Setup of job 765:
Design datapath, start of the top module:
module datapath (clk, writenum, readnum, write, datapath_in, vsel, loada, loadb, loadc, shift, asel, bsel, ALUop, loads, Z_out, datapath_out);
Size in the first run: ~180 flip-flops, roughly 52 I/O pins, ~0.0094 mm2 of cells after synthesis.
export LEC_CHECK = 0
export ABC_AREA = 1
export CAP_MARGIN = 35
export CORE_MARGIN = 2
export CORE_UTILIZATION = 72
export CTS_CLUSTER_DIAMETER = 53
export CTS_CLUSTER_SIZE = 10
export PLACE_DENSITY = 0.4
export SLEW_MARGIN = 20
export TNS_END_PERCENT = 5
create_clock -name core_clock -period 2.93 [get_ports {clk}]
run.sh (not shown) runs the stock make flow with config.mk's settings and CLKGATE_MAP_FILE=.
Stage in which a tool error killed job 765: 5_1_grt.
## Diff of input files: job 3529 against job 765
Settings: a change of CORE_UTILIZATION from 72 to 58; a deleted CTS_CLUSTER_DIAMETER that had been 53; a deleted TNS_END_PERCENT that had been 5; a deleted CTS_CLUSTER_SIZE that had been 10; a deleted PLACE_DENSITY that had been 0.4; a deleted ABC_AREA that had been 1; a change of CAP_MARGIN from 35 to 20; a change of the clock period (ns, I/O delays scaled along) from 2.93 to 2.97.
### Flow results
Status(job 765) = ERROR, stage = 5_1_grt. In job 3529 the implementation completed, yet the final layout does not meet the checks, the culprit being setup timing. In the tables for job 765 and job 3529, cell total after placement reads lower with job 3529. Higher mean instance size in the synthesized netlist goes to job 3529 over job 765. Cell total in the yosys stat output, job 765 and job 3529, higher one = job 765. In job 3529 relative to job 765, weighted congestion reported at the end of routability-driven placement had gone down by more than 10%. Synthesized area, job 3529 vs job 765: down slightly. Cmp job 3529 vs job 765: chip height higher in job 3529. Diff job 765..job 3529 | number of buffers added on ports | unchanged. Between job 3529 and job 765, it is job 3529 whose pre-CTS worst setup slack is lower, by 1300 ps.
Edits applied to the flow inputs when going from job 3529 to job 8010:
Settings: setting CTS_CLUSTER_SIZE to 100 for the first time; setting SETUP_SLACK_MARGIN to 0.85 for the first time; changing CORE_UTILIZATION from 58 to 64; changing the clock period (ns, I/O delays scaled along) from 2.97 to 2.94.
==> results <==
Job 8010 did not finish; a tool error ended it in 4_1_cts.
Job 3529 and job 8010 ended up with nearly the same area after synthesis.
Job 8010 against job 3529: core area has decreased, number of I/O port buffers has remained practically unchanged, horizontal die dimension has decreased, initial core utilization has increased.
| area after detailed placement | job 8010 vs job 3529 | ≈ equal |
Measured against each other, job 3529 and job 8010 differ in die size, the higher figure coming from job 3529.
[inputs] job 3874 vs job 8010
Settings: CAP_MARGIN: 20 -> 0; CTS_CLUSTER_SIZE: 100 -> 51; SETUP_SLACK_MARGIN: 0.85 -> 0.86; TNS_END_PERCENT: unset -> 5; SLEW_MARGIN: 20 -> 0; HOLD_SLACK_MARGIN: unset -> 0.28; CORE_UTILIZATION: 64 -> 67.
Notes after the runs:
- Job 3874 finished every stage; the final checks, however, were not passed, the failures being setup timing.
- Job 3874 vs job 8010: floorplan-stage core utilization up
- From job 8010 to job 3874 the numbers moved as follows: routability-driven placement congestion ratio has remained practically unchanged, worst setup timing slack at the placement stage +75 ps.
- Job 3874 — standard-cell row count 1 lower, job 8010 as reference
- Job 3874 and job 8010 ended up with roughly the same yosys cell count.
- Area fraction in full adders, half adders and majority gates came out exactly the same in job 8010 and job 3874.
- Overall die area: job 3874 < job 8010
- As of job 3874, height of the die had fallen by a few percent compared to job 8010.

* * *

Starting RTL as in the previous note.
Design datapath, start of the top module:
module datapath (clk, writenum, readnum, write, datapath_in, vsel, loada, loadb, loadc, shift, asel, bsel, ALUop, loads, Z_out, datapath_out);
clock: 3.65 ns
lec_check: 0
cap_margin: 20
cell_pad_in_sites_global_placement: 1
core_aspect_ratio: 1.76
core_margin: 3
core_utilization: 53
cts_cluster_size: 83
gpl_routability_driven: 0
max_routing_layer: met4
place_density: 0.65
slew_margin: 40
tns_end_percent: 15
The first run produced a layout that fails on setup timing.
==> next run, changes <==
==> flow/config.mk (replaced) <==
export PLATFORM = sky130hd
export DESIGN_NAME = datapath
export DESIGN_NICKNAME = datapath
export VERILOG_FILES = /design/flow/design.v
export SDC_FILE = /design/flow/constraint.sdc
export NUM_CORES = 4
export LEC_CHECK = 0
export CAP_MARGIN = 20
export CORE_MARGIN = 2
export CORE_UTILIZATION = 70
export CTS_CLUSTER_SIZE = 37
export MAX_ROUTING_LAYER = met4
export SLEW_MARGIN = 20
==> flow/constraint.sdc (replaced) <==
create_clock -name core_clock -period 2.97 [get_ports {clk}]
set_input_delay 0.5940 -clock core_clock [delete_from_list [all_inputs] [get_ports {clk}]]
set_output_delay 0.5940 -clock core_clock [all_outputs]
set_load 0.01 [all_outputs]
Result: This time the run aborted during 4_1_cts, error DPL-0033. Synthesized area is unchanged. Die area is lower by 26%. Synthesized cell count is unchanged.
==> next run, changes <==
--- a/flow/config.mk
+++ b/flow/config.mk
@@ -8,6 +8,4 @@
 export CAP_MARGIN = 20
 export CORE_MARGIN = 2
-export CORE_UTILIZATION = 70
-export CTS_CLUSTER_SIZE = 37
-export MAX_ROUTING_LAYER = met4
+export CORE_UTILIZATION = 40
 export SLEW_MARGIN = 20
==> flow/constraint.sdc (replaced) <==
create_clock -name core_clock -period 5.5 [get_ports {clk}]
set_input_delay 1.1000 -clock core_clock [delete_from_list [all_inputs] [get_ports {clk}]]
set_output_delay 1.1000 -clock core_clock [all_outputs]
set_load 0.01 [all_outputs]
With this change the flow finished clean.
Synthesized area stays the same.
Die area rises by 72%.
Synthesized cell count is unchanged.
==> next run, changes <==
--- a/flow/config.mk
+++ b/flow/config.mk
@@ -8,4 +8,4 @@
 export CAP_MARGIN = 20
 export CORE_MARGIN = 2
-export CORE_UTILIZATION = 40
+export CORE_UTILIZATION = 57
 export SLEW_MARGIN = 20
==> flow/constraint.sdc (replaced) <==
create_clock -name core_clock -period 3.56 [get_ports {clk}]
set_input_delay 0.7120 -clock core_clock [delete_from_list [all_inputs] [get_ports {clk}]]
set_output_delay 0.7120 -clock core_clock [all_outputs]
set_load 0.01 [all_outputs]
=> Now the flow completed and failed the layout checks on setup timing. Global-route usage rises by 10 points. Critical path depth rises by 7. Register-to-register slack is worse by 1800 ps. Clock power rises by 66%. Final cell count rises by 3.0%. Power rises by 66%. Routed wire length rises by 8.6%.
==> next run, changes <==
--- a/flow/config.mk
+++ b/flow/config.mk
@@ -6,6 +6,9 @@
 export NUM_CORES = 4
 export LEC_CHECK = 0
+export ABC_AREA = 1
 export CAP_MARGIN = 20
 export CORE_MARGIN = 2
-export CORE_UTILIZATION = 57
+export CORE_UTILIZATION = 65
+export CTS_CLUSTER_SIZE = 85
+export SETUP_SLACK_MARGIN = 0.86
 export SLEW_MARGIN = 20
==> flow/constraint.sdc (replaced) <==
create_clock -name core_clock -period 2.94 [get_ports {clk}]
set_input_delay 0.5880 -clock core_clock [delete_from_list [all_inputs] [get_ports {clk}]]
set_output_delay 0.5880 -clock core_clock [all_outputs]
set_load 0.01 [all_outputs]
Outcome: This time the run stopped in 5_1_grt; die area falls by 10%; synthesized area goes up by 1.9%; synthesized cell count rose by 45%.
==> next run, changes <==
--- a/flow/config.mk
+++ b/flow/config.mk
@@ -6,9 +6,11 @@
 export NUM_CORES = 4
 export LEC_CHECK = 0
-export ABC_AREA = 1
+export ABC_AREA = 0
 export CAP_MARGIN = 20
 export CORE_MARGIN = 2
 export CORE_UTILIZATION = 65
 export CTS_CLUSTER_SIZE = 85
-export SETUP_SLACK_MARGIN = 0.86
+export PLACE_DENSITY_LB_ADDON = 0.0
+export SETUP_SLACK_MARGIN = 0.85
 export SLEW_MARGIN = 20
+export TNS_END_PERCENT = 5
Result:
- The changed run reached the layout checks and failed them: setup timing
- synthesized cell count is lower by about 30%
- die area is lower by 1.8%
- synthesized area is lower by about 1.8%

* * *

Setup of sierra:
The RTL this note starts from:
==> flow/design.v <==
module ALU(Ain,Bin,ALUop,out,Z);
input [15:0] Ain, Bin;
input [1:0] ALUop;
output [15:0] out;
output Z;
assign out = (ALUop == 2'b00) ? (Ain + Bin) : (ALUop == 2'b01) ? (Ain - Bin) : (ALUop == 2'b10) ? (Ain & Bin) : (~Bin) ;
assign Z =  (out == 16'b0000000000000000) ?  1'b1 : 1'b0;
endmodule
module regfile(data_in,writenum,write,readnum,clk,data_out);
input [15:0] data_in;
input [2:0] writenum, readnum;
input write, clk;
output [15:0] data_out;
reg [15:0] R[7:0];  
reg [15:0] data_out;
always_ff @ (posedge clk)
begin 
if (write)  
    R[writenum] <= data_in;   
end  
assign data_out = R[readnum];  
endmodule
module shifter(in,shift,sout);
input [15:0] in;
input [1:0] shift;
output [15:0] sout;
reg [15:0] sout;
always_comb 
begin 
    if (shift == 2'b00)
        sout = in;
    else if (shift == 2'b01)
        sout = in << 1;
    else if (shift == 2'b10)
        sout = in >> 1;
    else if (shift == 2'b11)
    begin
      sout = in >> 1;
      sout[15] = in[15];
    end 
    else 
    sout = 16'bxxxxxxxxxxxxxxxx;
end 
endmodule
module datapath (clk, writenum, readnum, write, datapath_in, vsel, loada, loadb, loadc, shift, asel, bsel, ALUop, loads, Z_out, datapath_out);
input write, clk, loada, loadb, loadc, asel, bsel, loads, vsel;
input [1:0] ALUop, shift;
input [2:0] writenum, readnum;
input [15:0] datapath_in;
output Z_out;
output [15:0] datapath_out;
wire [15:0] data_in;
reg[15:0] aloaded, in;
wire [15:0] Bin, Ain;
reg Z_out;
reg [15:0] datapath_out;
wire [15:0] data_out, sout, out;
wire Z;
assign data_in = vsel ? datapath_in : datapath_out;  
regfile REGFILE(data_in, writenum, write, readnum, clk, data_out);  
always_ff @(posedge clk)  
begin
if (loada == 1) 
begin
 aloaded <= data_out ;
end
end 
always_ff @(posedge clk)  
begin
if (loadb == 1) 
begin
 in <= data_out ;
end
end 
shifter SHIFTER(in,shift,sout);
assign Bin = bsel ? ({11'b0, datapath_in[4:0]}) : sout ;  
assign Ain = asel ? (16'b0000000000000000) : aloaded ;
ALU alu(Ain,Bin,ALUop,out,Z);  
always_ff @(posedge clk)  
begin
if (loads == 1) 
begin
 Z_out <= Z ;
end
end 
always_ff @(posedge clk)  
begin
if (loadc == 1) 
begin
 datapath_out <= out ;
end
end 
endmodule 
Settings: LEC_CHECK=0, ABC_AREA=0, CAP_MARGIN=30, CELL_PAD_IN_SITES_GLOBAL_PLACEMENT=1, CORE_ASPECT_RATIO=0.5, CORE_MARGIN=2, CORE_UTILIZATION=40, CTS_CLUSTER_SIZE=16, GPL_ROUTABILITY_DRIVEN=0, MAX_ROUTING_LAYER=met4, MIN_ROUTING_LAYER=met1, SLEW_MARGIN=20; clock period 5.09 ns.
The inputs of garnet differ from those of sierra as listed below.
Settings: GPL_ROUTABILITY_DRIVEN no longer set, was 0; MIN_ROUTING_LAYER no longer set, was met1; MAX_ROUTING_LAYER no longer set, was met4; CORE_UTILIZATION now 68, was 40; SETUP_SLACK_MARGIN now -0.29, previously not set; CORE_ASPECT_RATIO no longer set, was 0.5; ABC_AREA no longer set, was 0; CTS_CLUSTER_SIZE no longer set, was 16; CELL_PAD_IN_SITES_GLOBAL_PLACEMENT no longer set, was 1; CAP_MARGIN now 20, was 30; the clock period (ns, I/O delays scaled along) now 4.37, was 5.09.
--- outcome ---
garnet: aborted in 4_1_cts (tool error)
No stage failed in sierra, and the final checks on the layout all came back clean.
Total half-perimeter wirelength after legalization and detailed placement deteriorates in garnet relative to sierra.
| placeable core area | garnet vs sierra | about 40% lower |
Compared with sierra, in garnet die area has decreased, chip width has decreased, share of synthesized cell area in full adder, half adder and majority cells has remained practically unchanged.
Against sierra, garnet comes in 3 higher on number of placement rows.
Inputs modified between garnet and pepper:
Settings: CORE_UTILIZATION: 68 -> 65.
[summary]
pepper -> garnet: synthesized cell count delta 0, exact match
Relative to garnet, chip footprint has gone up in pepper.
Reported for pepper and garnet, net count of the mapped netlist turned out identical to the last digit.
pepper completed end to end; final checks failed (negative setup slack).
In the flow results for pepper and garnet, the final estimated routing congestion in global placement is larger on garnet.
Input changes introduced in fjord (baseline for comparison: pepper):
Settings: setting CTS_CLUSTER_SIZE to 85 for the first time; changing SETUP_SLACK_MARGIN from -0.29 to -0.09; setting ABC_AREA to 1 for the first time; changing the clock period (ns, I/O delays scaled along) from 4.37 to 2.94.
--- outcome ---
Of the runs pepper and fjord, none of them finished clean.
[flow] pepper | stages: complete | final checks: fail | reason: negative setup slack
In fjord the implementation completed, yet the final layout does not meet the checks, the culprit being negative setup slack.
From pepper to fjord the numbers moved as follows: worst reg-to-reg path cell count lost 3; utilization went up 0.56 points; clock tree cell share of total cell area rose by 0.47 points; vertical extent of the die now larger; transition at the pin with the smallest max-transition slack lower.
> inputs changed (fjord -> nickel)
Settings: changing CORE_UTILIZATION from 65 to 57; removing CTS_CLUSTER_SIZE (formerly 85); removing ABC_AREA (formerly 1); removing SETUP_SLACK_MARGIN (formerly -0.09); changing the clock period (ns, I/O delays scaled along) from 2.94 to 5.29.
Results
- Re via count of the first global-routing pass: nickel is 2386 down on fjord.
- In the metrics for fjord and nickel, the one carrying the higher global-route usage over all layers is fjord.
- Across fjord and nickel, a clean result was obtained everywhere but in fjord.
- To summarise fjord: no stage aborted, but the layout did not pass its checks, failing on negative setup slack.
- Delta (nickel minus fjord): placed cell area lost 530 um^2, post-route worst hold slack went up, design area -about 6%, via-per-instance ratio saw a decrease, core utilization -15 points.
- Total vias in the final route for nickel is lower than for fjord.
- Run comparison: nickel master of the slowest instance on the critical path or4_4; fjord master of the slowest instance on the critical path o22ai_1
- Against fjord, nickel reports a part of the total power dissipated in sequential elements that is higher.
- Summary: worst slew slack as a fraction of its limit, nickel worse than fjord
No activity file was given, so power comes from the tool's default toggle rates.
